==> flow/design.v (excerpt) <==
module axi_to_apb_bridge (
    input  logic        clk,
    input  logic        rst_n,
    input  logic [31:0] awaddr,
    input  logic        awvalid,
    output logic        awready,
    input  logic [31:0] wdata,
    input  logic        wvalid,
    output logic        wready,
    output logic        bvalid,
    input  logic        bready,
    output logic        PSEL,
    output logic        PENABLE,
    output logic        PWRITE,
    output logic [31:0] PADDR,
    output logic [31:0] PWDATA
);
    typedef enum logic [2:0] {IDLE, SETUP, ACCESS, WAIT_DONE} state_t;
    state_t state;
    logic [31:0] addr_reg;
    int burst_cnt;
    localparam int burst_len = 4;
    always_ff @(posedge clk or negedge rst_n) begin
        if (!rst_n) begin
            state     <= IDLE;
            awready   <= 0;
            wready    <= 0;
            bvalid    <= 0;
            PSEL      <= 0;
            PENABLE   <= 0;
            PWRITE    <= 0;
            PADDR     <= 0;
  ...
==> flow/config.mk <==
export PLATFORM = sky130hd
export DESIGN_NAME = axi_to_apb_bridge
export DESIGN_NICKNAME = axi_to_apb_bridge
export VERILOG_FILES = /design/flow/design.v
export SDC_FILE = /design/flow/constraint.sdc
export NUM_CORES = 4
export LEC_CHECK = 0
export ABC_AREA = 1
export CAP_MARGIN = 0
export CORE_MARGIN = 2
export CORE_UTILIZATION = 72
export CTS_CLUSTER_DIAMETER = 323
export CTS_CLUSTER_SIZE = 72
export PLACE_DENSITY_LB_ADDON = 0.01
export SETUP_SLACK_MARGIN = 0.27
export SLEW_MARGIN = 20
==> flow/constraint.sdc <==
create_clock -name core_clock -period 0.917 [get_ports {clk}]
set_input_delay 0.1834 -clock core_clock [delete_from_list [all_inputs] [get_ports {clk}]]
set_output_delay 0.1834 -clock core_clock [all_outputs]
set_load 0.01 [all_outputs]
run.sh (not shown) runs the stock make flow with config.mk's settings and CLKGATE_MAP_FILE=.
The baseline failed in global placement (3_3_place_gp).
==> next run, changes <==
--- a/flow/config.mk
+++ b/flow/config.mk
@@ -8,2 +8 @@
-export ABC_AREA = 1
-export CAP_MARGIN = 0
+export CAP_MARGIN = 20
@@ -11,5 +10,2 @@
-export CORE_UTILIZATION = 72
-export CTS_CLUSTER_DIAMETER = 323
-export CTS_CLUSTER_SIZE = 72
-export PLACE_DENSITY_LB_ADDON = 0.01
-export SETUP_SLACK_MARGIN = 0.27
+export CORE_UTILIZATION = 67
+export CTS_CLUSTER_SIZE = 37
==> flow/constraint.sdc (replaced) <==
create_clock -name core_clock -period 1.81 [get_ports {clk}]
set_input_delay 0.3620 -clock core_clock [delete_from_list [all_inputs] [get_ports {clk}]]
set_output_delay 0.3620 -clock core_clock [all_outputs]
set_load 0.01 [all_outputs]
What happened: Now the flow ended with an error in clock tree synthesis (4_1_cts) with DPL-0038; die area grows by 1.3%; synthesized area is lower by 5.7%; synthesized cell count went down by 37%.
==> next run, changes <==
--- a/flow/config.mk
+++ b/flow/config.mk
@@ -10,2 +10 @@
-export CORE_UTILIZATION = 67
-export CTS_CLUSTER_SIZE = 37
+export CORE_UTILIZATION = 40
==> flow/constraint.sdc (replaced) <==
create_clock -name core_clock -period 5.0 [get_ports {clk}]
set_input_delay 1.0000 -clock core_clock [delete_from_list [all_inputs] [get_ports {clk}]]
set_output_delay 1.0000 -clock core_clock [all_outputs]
set_load 0.01 [all_outputs]
With this change the flow finished with timing, DRC and antenna clean.
Die area went up by 65%.
Area after synthesis stays the same.
Synthesized cell count stays the same.
==> next run, changes <==
--- a/flow/config.mk
+++ b/flow/config.mk
@@ -10 +10,2 @@
-export CORE_UTILIZATION = 40
+export CORE_UTILIZATION = 66
+export CTS_CLUSTER_SIZE = 68
==> flow/constraint.sdc (replaced) <==
create_clock -name core_clock -period 2.03 [get_ports {clk}]
set_input_delay 0.4060 -clock core_clock [delete_from_list [all_inputs] [get_ports {clk}]]
set_output_delay 0.4060 -clock core_clock [all_outputs]
set_load 0.01 [all_outputs]
=>
- Now the flow finished with negative setup slack left
- cell area came out higher by 3.2%
- wire length grows by 45%
- clock-buffer cell count rose by 2
- worst setup slack is worse by 2.0 ns
==> next run, changes <==
--- a/flow/config.mk
+++ b/flow/config.mk
@@ -10,2 +10,2 @@
-export CORE_UTILIZATION = 66
-export CTS_CLUSTER_SIZE = 68
+export CORE_UTILIZATION = 72
+export PLACE_DENSITY_LB_ADDON = 0.01
==> flow/constraint.sdc (replaced) <==
create_clock -name core_clock -period 0.917 [get_ports {clk}]
set_input_delay 0.1834 -clock core_clock [delete_from_list [all_inputs] [get_ports {clk}]]
set_output_delay 0.1834 -clock core_clock [all_outputs]
set_load 0.01 [all_outputs]
After rerunning: With this change the flow died in detailed placement (3_5_place_dp) (DPL-0038); synthesized area is unchanged; synthesized cell count stays the same; die size came out lower by 8.0%.
